Setup of lane 1:
Design serial, start of the top module:
module serial
    (  
      input  clk  
    , input  reset  
    , input  enable  
    , input  can_send
    , input [7:0] data_in
    , input  in_stb
    , output wire [7:0] data_out
    , output wire  out_stb
    );
clock: 6.66 ns
lec_check: 0
cap_margin: 20
cell_pad_in_sites_global_placement: 0
core_aspect_ratio: 1.41
core_margin: 2
core_utilization: 72
cts_cluster_diameter: 57
gpl_routability_driven: 1
gpl_timing_driven: 1
hold_slack_margin: -0.08
max_routing_layer: met4
place_density_lb_addon: 0.01
setup_slack_margin: 1.91
slew_margin: 20
tns_end_percent: 85
run.sh (not shown) runs the stock make flow with config.mk's settings and CLKGATE_MAP_FILE=.
Both conditions hold for lane 1: the flow ran to the end and the final layout passed the timing, design-rule and antenna checks.
Edits applied to the flow inputs when going from lane 1 to lane 2:
Settings: CTS_CLUSTER_DIAMETER removed (was 57); GPL_TIMING_DRIVEN removed (was 1); MAX_ROUTING_LAYER removed (was met4); SETUP_SLACK_MARGIN removed (was 1.91); CORE_ASPECT_RATIO removed (was 1.41); CORE_UTILIZATION changed from 72 to 40; PLACE_DENSITY_LB_ADDON removed (was 0.01); TNS_END_PERCENT removed (was 85); GPL_ROUTABILITY_DRIVEN removed (was 1); HOLD_SLACK_MARGIN removed (was -0.08); CELL_PAD_IN_SITES_GLOBAL_PLACEMENT removed (was 0); the clock period (ns, I/O delays scaled along) changed from 6.66 to 6.8.
[summary]
- Setup slack at placement: lane 1 and lane 2 compared, lower one is lane 2
- Lane 2 ends up with lower fraction of power consumed by combinational cells than lane 1 does.
- Measured against lane 1, the routed metal-1 wirelength of lane 2 comes out at 1.18 times the reference value.
### lane 2 -> lane 3
Settings: TNS_END_PERCENT: unset -> 10; CAP_MARGIN: 20 -> 15; CORE_UTILIZATION: 40 -> 65; the clock period (ns, I/O delays scaled along): 6.8 -> 6.52.
### Flow results
Power: lane 3 draws more than lane 2. Non-clock buffer count for lane 3: 10 up relative to lane 2. On post-layout worst setup margin: between lane 3 and lane 2, it ends up lower for lane 2. Comparing lane 3 against lane 2, there is no change at all in H-tree depth. Worst-case vdd ir drop: lane 3 and lane 2 compared, lower one is lane 3. The share of the clock period used by the worst path in lane 3 sits 0.99 points below the value recorded for lane 2. Max freq lane 2 -> lane 3: improved. Between lane 3 and lane 2, the difference in sequential cell area in the final layout is negligible. From lane 2 to lane 3 the numbers moved as follows: power share of the combinational group rose 0.5 points; critical path depth +2; wire length reported by the detailed router fell by 1600 um.

---

## nickel
Starting RTL as in the previous note.
==> flow/config.mk <==
export PLATFORM = sky130hd
export DESIGN_NAME = serial
export DESIGN_NICKNAME = serial
export VERILOG_FILES = /design/flow/design.v
export SDC_FILE = /design/flow/constraint.sdc
export NUM_CORES = 4
export LEC_CHECK = 0
export CAP_MARGIN = 20
export CELL_PAD_IN_SITES_GLOBAL_PLACEMENT = 3
export CORE_ASPECT_RATIO = 1.41
export CORE_MARGIN = 2
export CORE_UTILIZATION = 48
export GPL_ROUTABILITY_DRIVEN = 1
export GPL_TIMING_DRIVEN = 0
export MAX_ROUTING_LAYER = met4
export PLACE_DENSITY = 0.43
export SLEW_MARGIN = 20
export TNS_END_PERCENT = 85
==> flow/constraint.sdc <==
create_clock -name core_clock -period 11.2 [get_ports {clk}]
set_input_delay 2.2400 -clock core_clock [delete_from_list [all_inputs] [get_ports {clk}]]
set_output_delay 2.2400 -clock core_clock [all_outputs]
set_load 0.01 [all_outputs]
Input-level comparison between willow and nickel:
- a deleted CELL_PAD_IN_SITES_GLOBAL_PLACEMENT that had been 3
- a deleted TNS_END_PERCENT that had been 85
- a deleted PLACE_DENSITY that had been 0.43
- a deleted MAX_ROUTING_LAYER that had been met4
- a deleted CORE_ASPECT_RATIO that had been 1.41
- a deleted GPL_ROUTABILITY_DRIVEN that had been 1
- a deleted GPL_TIMING_DRIVEN that had been 0
- a change of CORE_UTILIZATION from 48 to 65
- a change of the clock period (ns, I/O delays scaled along) from 11.2 to 5.56
## What came out
Measured against each other, nickel and willow differ in number of instances in the placed design, the higher figure coming from nickel. Against nickel as the reference, willow delivers a higher critical path data arrival time. Compared with nickel, in willow setup slack -3.32 ns; power share of the clock group lower; global-route usage now larger; switching share of power fell 2.4 points. Between nickel and willow, the flow reports placed cell area increasing by a few percent. Higher sequential share of layout area goes to nickel over willow. Switching power of the nets in willow is 85% above nickel. Row highest fanout seen on the critical path: willow lower / nickel higher. STATUS run=willow STAGES=ALL_DONE FINAL_CHECKS=FAILED CAUSE=negative setup slack.

---

== onyx ==
serial again, from the RTL that the note above started with.
clock: 6.82 ns
lec_check: 0
cap_margin: 20
cell_pad_in_sites_global_placement: 0
core_aspect_ratio: 1.41
core_margin: 2
core_utilization: 72
gpl_routability_driven: 1
gpl_timing_driven: 1
max_routing_layer: met4
place_density_lb_addon: 0.0
setup_slack_margin: 1.95
slew_margin: 20
tns_end_percent: 85
### onyx -> juniper
# onyx
export LEC_CHECK = 0
export CAP_MARGIN = 20
export CELL_PAD_IN_SITES_GLOBAL_PLACEMENT = 0
export CORE_ASPECT_RATIO = 1.41
export CORE_MARGIN = 2
export CORE_UTILIZATION = 72
export GPL_ROUTABILITY_DRIVEN = 1
export GPL_TIMING_DRIVEN = 1
export MAX_ROUTING_LAYER = met4
export PLACE_DENSITY_LB_ADDON = 0.0
export SETUP_SLACK_MARGIN = 1.95
export SLEW_MARGIN = 20
export TNS_END_PERCENT = 85
create_clock -name core_clock -period 6.82 [get_ports {clk}]
# juniper
export LEC_CHECK = 0
export CAP_MARGIN = 20
export CELL_PAD_IN_SITES_GLOBAL_PLACEMENT = 1
export CORE_ASPECT_RATIO = 1.41
export CORE_MARGIN = 2
export CORE_UTILIZATION = 63
export GPL_ROUTABILITY_DRIVEN = 1
export GPL_TIMING_DRIVEN = 1
export MAX_ROUTING_LAYER = met4
export SETUP_SLACK_MARGIN = -0.85
export SLEW_MARGIN = 20
export TNS_END_PERCENT = 85
create_clock -name core_clock -period 11.2 [get_ports {clk}]
### Flow results
- The hold slack of juniper and that of onyx are within noise of each other.
- Row count: juniper vs onyx up 6
- juniper reports a lower final wirelength than onyx does.
- NOTE area of the chip onyx->juniper increased by more than 10%
- Lower number of violations reported at the end of detailed-routing iteration 0 among onyx and juniper: juniper
- Summary: with onyx as the reference, number of tapcells in juniper moved up by a little under 10%.
- Worst-case setup margin in the final layout was higher in the run labelled juniper.
- onyx ended up with combinational cells as its power group with the largest share; juniper ended up with registers.
- The run showing the greater width of the die is juniper.
- juniper vs onyx — register-to-register slack rose 3.67 ns.
- onyx has lower count of clock-buffer cells in the layout than juniper.
For sierra, these inputs were changed with respect to juniper:
# juniper
export LEC_CHECK = 0
export CAP_MARGIN = 20
export CELL_PAD_IN_SITES_GLOBAL_PLACEMENT = 1
export CORE_ASPECT_RATIO = 1.41
export CORE_MARGIN = 2
export CORE_UTILIZATION = 63
export GPL_ROUTABILITY_DRIVEN = 1
export GPL_TIMING_DRIVEN = 1
export MAX_ROUTING_LAYER = met4
export SETUP_SLACK_MARGIN = -0.85
export SLEW_MARGIN = 20
export TNS_END_PERCENT = 85
create_clock -name core_clock -period 11.2 [get_ports {clk}]
# sierra
export LEC_CHECK = 0
export CAP_MARGIN = 20
export CORE_MARGIN = 2
export CORE_UTILIZATION = 57
export SLEW_MARGIN = 20
create_clock -name core_clock -period 6.8 [get_ports {clk}]
[summary]
In summary, sierra completed successfully, with a layout that passed the timing, design-rule and antenna checks.
Relative to juniper, the final weighted congestion in routability-driven placement measured on sierra has increased slightly.
sierra does worse than juniper on design area.
[compare] base=juniper new=sierra: sequential group power picked up an extra 62%; headroom to the max-slew limit picked up an extra 7.0 points; setup slack lost 3.60 ns.
Max average via count per standard cell across juniper and sierra: juniper
Comparing juniper and sierra, the higher first-pass GRT wire length is on sierra.
Between juniper and sierra, area of the core is lower for juniper, sierra comes in above that.
For the power, sierra came in 2.5 mW higher than juniper did.
Input changes introduced in amber (baseline for comparison: sierra):
# sierra
export LEC_CHECK = 0
export CAP_MARGIN = 20
export CORE_MARGIN = 2
export CORE_UTILIZATION = 57
export SLEW_MARGIN = 20
create_clock -name core_clock -period 6.8 [get_ports {clk}]
# amber
export LEC_CHECK = 0
export CAP_MARGIN = 20
export CORE_MARGIN = 2
export CORE_UTILIZATION = 66
export SLEW_MARGIN = 20
create_clock -name core_clock -period 5.56 [get_ports {clk}]
==> comparison <==
In amber the implementation completed, yet the final layout does not meet the checks, the culprit being negative setup slack. In amber relative to sierra, wire length the detailed router placed on met1 had gone down by a few percent. Top fanout value on the critical path (higher): sierra. Comparing amber and sierra, final standard cell area without fillers is lower on sierra. maybeToBoola_c_ds_app_arg_1[26] as the critical path endpoint was reported by amber, and maybeToBoola_c_ds_app_arg_1[35] by sierra. Setup WNS sierra -> amber: worse. Relative to sierra, power density over cell area increased by 45 nW/um^2 in amber. Against sierra, maximum achievable frequency in amber came out better.
> inputs changed (amber -> ember)
# amber
export LEC_CHECK = 0
export CAP_MARGIN = 20
export CORE_MARGIN = 2
export CORE_UTILIZATION = 66
export SLEW_MARGIN = 20
create_clock -name core_clock -period 5.56 [get_ports {clk}]
# ember
export LEC_CHECK = 0
export CAP_MARGIN = 20
export CORE_MARGIN = 2
export CORE_UTILIZATION = 72
export CTS_CLUSTER_SIZE = 50
export MAX_ROUTING_LAYER = met4
export PLACE_DENSITY_LB_ADDON = 0.0
export SETUP_SLACK_MARGIN = 1.46
export SLEW_MARGIN = 20
create_clock -name core_clock -period 4.92 [get_ports {clk}]
Results
For area share of and/or/nand/nor cells after synthesis, amber and ember come out practically identical.
From ember to amber, number of top-level pins did not move at all.
Die area shrinks by a little under 10% when moving from amber to ember.
Between ember and amber, global placement routability congestion is higher for ember, amber comes in under that.
Of ember and amber, not a single run came through the flow clean.
Although amber finished all stages, its layout failed final checks on negative setup slack.
Going from amber to ember, the row count was found to have gone down by 4.3%.
Re count of hold buffers inserted by post-cts repair: no difference whatsoever between amber and ember.
For the HPWL reported at the end of detailed placement, ember came in about 4% higher than amber did.
Power is estimated from default activity; no workload was simulated.
